## run A
## CS
module CS(clk, reset, X, Y);
	input clk, reset; 
	input [7:0] X;
	output [9:0] Y;
	reg [9:0] X1,X2, X3, X4, X5, X6, X7, X8, X9;
	wire[9:0] avg_w;
	reg [9:0] avg;
	reg [9:0] appr;
	wire[9:0] Y_keep_w;
	reg [9:0] Y;
	reg [12:0] avg_dividend;
	reg [12:0] Y_dividend;
	reg [12:0] total_num;
	reg [9:0] least;
	wire [12:0] avg_dis = 13'd9;
	wire [12:0] Y_dis = 13'd8;
	always @(negedge clk) begin
		if(reset) begin
			X1 <= 0; X2 <= 0; X3 <= 0; X4 <= 0; X5 <= 0; X6 <= 0; X7 <= 0; X8 <= 0; X9 <= 0;
			avg_dividend <= 0;
			total_num <= 0;
		end  
		else begin 
			if (total_num < 9)
				total_num <= total_num + 1;
			X1 <= X2;
			X2 <= X3;
			X3 <= X4;
			X4 <= X5;
			X5 <= X6;
			X6 <= X7;
			X7 <= X8;
			X8 <= X9;
			X9 <= X;
			avg_dividend <= X2+X3+X4+X5+X6+X7+X8+X9+X; 	
		end  
	end  
	calc c1(avg_dividend, avg_dis, avg_w);
	always @(*) begin
		avg = avg_w;
		appr = X1;
		least = 1000;
  ...
Size in the first run: ~110 flip-flops, ~20 I/O pins.
export LEC_CHECK = 0
export ABC_AREA = 1
export CAP_MARGIN = 0
export CORE_ASPECT_RATIO = 0.5
export CORE_MARGIN = 2
export CORE_UTILIZATION = 72
export CTS_CLUSTER_DIAMETER = 348
export CTS_CLUSTER_SIZE = 97
export SETUP_SLACK_MARGIN = 2.93
export SLEW_MARGIN = 20
export TNS_END_PERCENT = 5
create_clock -name core_clock -period 30.5 [get_ports {clk}]
run.sh (not shown) runs the stock make flow with config.mk's settings and CLKGATE_MAP_FILE=.
Run A did not run to completion, as it errored out during 3_5_place_dp.
Input-level comparison between run B and run A:
==> flow/config.mk <==
export PLATFORM = sky130hd
export DESIGN_NAME = CS
export DESIGN_NICKNAME = CS
export VERILOG_FILES = /design/flow/design.v
export SDC_FILE = /design/flow/constraint.sdc
export NUM_CORES = 4
export LEC_CHECK = 0
export ABC_AREA = 1
export CAP_MARGIN = 20
export CORE_MARGIN = 2
export CORE_UTILIZATION = 72
export SLEW_MARGIN = 20
==> flow/constraint.sdc <==
create_clock -name core_clock -period 71.4 [get_ports {clk}]
set_input_delay 14.2800 -clock core_clock [delete_from_list [all_inputs] [get_ports {clk}]]
set_output_delay 14.2800 -clock core_clock [all_outputs]
set_load 0.01 [all_outputs]
Results
Relative to run A, floorplan utilization has decreased by 0.90 points in run B. No stage failed in run B, and the final checks on the layout all came back clean. Run A fits on a die that is larger than the die of run B. Row overall die height: run B higher / run A lower. Looking at global placement routability congestion across run A and run B, the one that comes out lower is run B.
diff inputs: run B => run C
==> flow/config.mk <==
export PLATFORM = sky130hd
export DESIGN_NAME = CS
export DESIGN_NICKNAME = CS
export VERILOG_FILES = /design/flow/design.v
export SDC_FILE = /design/flow/constraint.sdc
export NUM_CORES = 4
export LEC_CHECK = 0
export CAP_MARGIN = 20
export CORE_MARGIN = 2
export CORE_UTILIZATION = 45
export SLEW_MARGIN = 20
==> flow/constraint.sdc <==
create_clock -name core_clock -period 68.7 [get_ports {clk}]
set_input_delay 13.7400 -clock core_clock [delete_from_list [all_inputs] [get_ports {clk}]]
set_output_delay 13.7400 -clock core_clock [all_outputs]
set_load 0.01 [all_outputs]
==> comparison <==
Taking run B as 1.0, run C lands at 0.79 on total number of cells along the worst setup path.
#### Input delta (run D over run C)
-- flow/config.mk --
<<< run C, line 8
export CAP_MARGIN = 20
export CORE_MARGIN = 2
export CORE_UTILIZATION = 45
export SLEW_MARGIN = 20
>>> run D, line 8
export CAP_MARGIN = 20
export CORE_MARGIN = 2
export CORE_UTILIZATION = 15
export SLEW_MARGIN = 20
==> flow/constraint.sdc <==
create_clock -name core_clock -period 86.2 [get_ports {clk}]
set_input_delay 17.2400 -clock core_clock [delete_from_list [all_inputs] [get_ports {clk}]]
set_output_delay 17.2400 -clock core_clock [all_outputs]
set_load 0.01 [all_outputs]
- Diff run C -> run D: count of routing violations after the opening detailed-route iteration fell by 60; count of multi-input combinational gates level; final non-filler cell total grew by 831.
- Between run D and run C, core utilization is higher for run C, run D comes in under that.
- Die area in run D is about 200% above run C.
- [compare] base=run C new=run D: final critical-path setup slack grew by 2020 ps; depth of the critical timing path with buffers and inverters included shrank by about 4.3%.
- Going from run C to run D, non-clock buffer contribution to total cell area decreased 4.5 points; total of plain and repair buffers excluding clock buffers decreased 77%.
#### Input delta (run E over run D)
-- flow/config.mk --
<<< run D, line 8
export CAP_MARGIN = 20
export CORE_MARGIN = 2
export CORE_UTILIZATION = 15
export SLEW_MARGIN = 20
>>> run E, line 8
export CAP_MARGIN = 20
export CORE_MARGIN = 2
export CORE_UTILIZATION = 40
export MAX_ROUTING_LAYER = met4
export SLEW_MARGIN = 20
export TNS_END_PERCENT = 85
==> flow/constraint.sdc <==
create_clock -name core_clock -period 70.0 [get_ports {clk}]
set_input_delay 14.0000 -clock core_clock [delete_from_list [all_inputs] [get_ports {clk}]]
set_output_delay 14.0000 -clock core_clock [all_outputs]
set_load 0.01 [all_outputs]
### Flow results
Run D -> run E: number of fillers in the final layout decreased by more than half. Re met3 usage: run E is 2.2 points up on run D. Going from run D to run E, post-layout instance count excluding filler cells lost 23%. Route | run E vs run D | wire longer in run E. Re chip area line of the yosys report: no difference whatsoever between run D and run E.
Modified inputs, run F compared to run E
==> flow/config.mk <==
export PLATFORM = sky130hd
export DESIGN_NAME = CS
export DESIGN_NICKNAME = CS
export VERILOG_FILES = /design/flow/design.v
export SDC_FILE = /design/flow/constraint.sdc
export NUM_CORES = 4
export LEC_CHECK = 0
export ABC_AREA = 0
export CAP_MARGIN = 20
export CORE_ASPECT_RATIO = 1.19
export CORE_MARGIN = 5
export CORE_UTILIZATION = 72
export CTS_CLUSTER_SIZE = 98
export PLACE_DENSITY = 0.42
export SLEW_MARGIN = 20
export TNS_END_PERCENT = 15
Results
- Looking at number of global-route vias before repair across run E and run F, the one that comes out lower is run E.
- Across both runs, chip area was lower for run F than for run E.
- Looking only at total setup buffers inserted after CTS, and setting everything else aside, the lower value of run E and run F goes to run F.

---

== lane 1 ==
The RTL this note starts from:
==> flow/design.v <==
module CS(clk, reset, X, Y);
	input clk, reset; 
	input [7:0] X;
	output [9:0] Y;
	reg [9:0] X1,X2, X3, X4, X5, X6, X7, X8, X9;
	wire[9:0] avg_w;
	reg [9:0] avg;
	reg [9:0] appr;
	wire[9:0] Y_keep_w;
	reg [9:0] Y;
	reg [12:0] avg_dividend;
	reg [12:0] Y_dividend;
	reg [12:0] total_num;
	reg [9:0] least;
	wire [12:0] avg_dis = 13'd9;
	wire [12:0] Y_dis = 13'd8;
	always @(negedge clk) begin
		if(reset) begin
			X1 <= 0; X2 <= 0; X3 <= 0; X4 <= 0; X5 <= 0; X6 <= 0; X7 <= 0; X8 <= 0; X9 <= 0;
			avg_dividend <= 0;
			total_num <= 0;
		end  
		else begin 
			if (total_num < 9)
				total_num <= total_num + 1;
			X1 <= X2;
			X2 <= X3;
			X3 <= X4;
			X4 <= X5;
			X5 <= X6;
			X6 <= X7;
			X7 <= X8;
			X8 <= X9;
			X9 <= X;
			avg_dividend <= X2+X3+X4+X5+X6+X7+X8+X9+X; 	
		end  
	end  
	calc c1(avg_dividend, avg_dis, avg_w);
	always @(*) begin
		avg = avg_w;
		appr = X1;
		least = 1000;
		if( (avg >= X1) && (avg - X1) < least) begin
			appr = X1;
			least = avg - X1;
		end
		if(avg >= X2 && (avg - X2) < least) begin
			appr = X2;
			least = avg - X2;
		end
		if(avg >= X3 && (avg - X3) < least) begin
			appr = X3;
			least = avg - X3;
		end
		if(avg >= X4 && (avg - X4) < least) begin
			appr = X4;
			least = avg - X4;
		end
		if(avg >= X5 && (avg - X5) < least) begin
			appr = X5;
			least = avg - X5;
		end
		if(avg >= X6 && (avg - X6) < least) begin
			appr = X6;
			least = avg - X6;
		end
		if(avg >= X7 && (avg - X7) < least) begin
			appr = X7;
			least = avg - X7;
		end
		if(avg >= X8 && (avg - X8) < least) begin
			appr = X8;
			least = avg - X8;
		end
		if(avg >= X9 && (avg - X9) < least) begin
			appr = X9;
			least = avg - X9;
		end
		Y_dividend = avg_dividend + avg_dis*appr;
	end  
	calc c2(Y_dividend, Y_dis, Y_keep_w);	
	always @(posedge clk) begin
		if (total_num >= 9)
			Y <= Y_keep_w;
	end 
endmodule
module  calc
    #(parameter width=13)   
	(dividend, divisor, merchant);
	input [width-1:0]       dividend;   
	input [width-1:0]       divisor;   
	output [width-1:0]      merchant;   
	reg [width-1:0]     	temp_dividend;  
	reg [width-1:0]      	temp_divisor;  
	reg [2*width-1:0]    	temp_did;
	reg [2*width-1:0]   	temp_dis;
	reg [width-1:0]      	merchant;   
	reg [width-1:0]      	remainder;   
	integer 		i;
    always @(*) begin
		temp_dividend = dividend;
		temp_divisor = divisor;	
	end
    always @(*) begin
		temp_did = {{width{1'b0}}, temp_dividend};
		temp_dis = {temp_divisor, {width{1'b0}}};
		for(i = 0; i < width; i = i +1) begin
			temp_did = temp_did << 1;
			if(temp_did >= temp_dis) 
				temp_did = temp_did - temp_dis + 1'b1;
			else 
				temp_did = temp_did;
		end  
		merchant = temp_did[width-1:0];
		remainder = temp_did[width*2-1: width];
	end  
endmodule
clock: 11.8 ns
lec_check: 0
cap_margin: 20
core_margin: 2
core_utilization: 72
cts_cluster_size: 50
place_density_lb_addon: 0.0
setup_slack_margin: 3.47
slew_margin: 20
Lane 1 did not run to completion, as it errored out during detailed placement (3_5_place_dp).
--- input diff lane 1..lane 2 ---
==> flow/config.mk <==
export PLATFORM = sky130hd
export DESIGN_NAME = CS
export DESIGN_NICKNAME = CS
export VERILOG_FILES = /design/flow/design.v
export SDC_FILE = /design/flow/constraint.sdc
export NUM_CORES = 4
export LEC_CHECK = 0
export ABC_AREA = 1
export CAP_MARGIN = 20
export CORE_MARGIN = 2
export CORE_UTILIZATION = 72
export CTS_CLUSTER_SIZE = 99
export SLEW_MARGIN = 20
==> flow/constraint.sdc <==
create_clock -name core_clock -period 13.5 [get_ports {clk}]
set_input_delay 2.7000 -clock core_clock [delete_from_list [all_inputs] [get_ports {clk}]]
set_output_delay 2.7000 -clock core_clock [all_outputs]
set_load 0.01 [all_outputs]
## What came out
- Lane 2 did not finish; the tool stopped in detailed placement (3_5_place_dp) with error DPL-0038.
- Diff lane 1 and lane 2: chip height higher in lane 1
- Changes observed in lane 2 relative to lane 1: adder-cell area share of the yosys netlist has increased; cell count listed in synth_stat.txt has increased.
- When the final numbers for lane 1 and lane 2 were put side by side, the die area turned out to be smaller in lane 2.
- Diff lane 1 -> lane 2 | total standard cell area after synthesis | down by a few percent
- Lane 2 vs lane 1 on initial core utilization: lane 2 is the higher one.
- In lane 2, the die span in x came out about 1.1% below the value in lane 1.
Edits applied to the flow inputs when going from lane 2 to lane 3:
diff --git a/flow/config.mk b/flow/config.mk
--- a/flow/config.mk
+++ b/flow/config.mk
@@ -6,8 +6,6 @@
 export NUM_CORES = 4
 export LEC_CHECK = 0
-export ABC_AREA = 1
 export CAP_MARGIN = 20
 export CORE_MARGIN = 2
-export CORE_UTILIZATION = 72
-export CTS_CLUSTER_SIZE = 99
+export CORE_UTILIZATION = 40
 export SLEW_MARGIN = 20
==> flow/constraint.sdc <==
create_clock -name core_clock -period 70.0 [get_ports {clk}]
set_input_delay 14.0000 -clock core_clock [delete_from_list [all_inputs] [get_ports {clk}]]
set_output_delay 14.0000 -clock core_clock [all_outputs]
set_load 0.01 [all_outputs]
Lane 3 finished every stage and its layout cleared the timing, DRC and antenna checks. Re number of rows in the core area: lane 3 is 19 up on lane 2. Delta (lane 3 minus lane 2): area after synthesis saw an increase, count of library flops with an enable pin stayed essentially flat, floorplan die height now sits higher, initial core utilization shows a reduction of 33 points, sequential cell area fraction in the yosys report went down. Yosys stat cell total (lane 3 vs. lane 2) decreases by more than 10%. Chip footprint went up by more than half going from lane 2 to lane 3. Against lane 2 as the reference, lane 3 delivers a higher placeable core area.
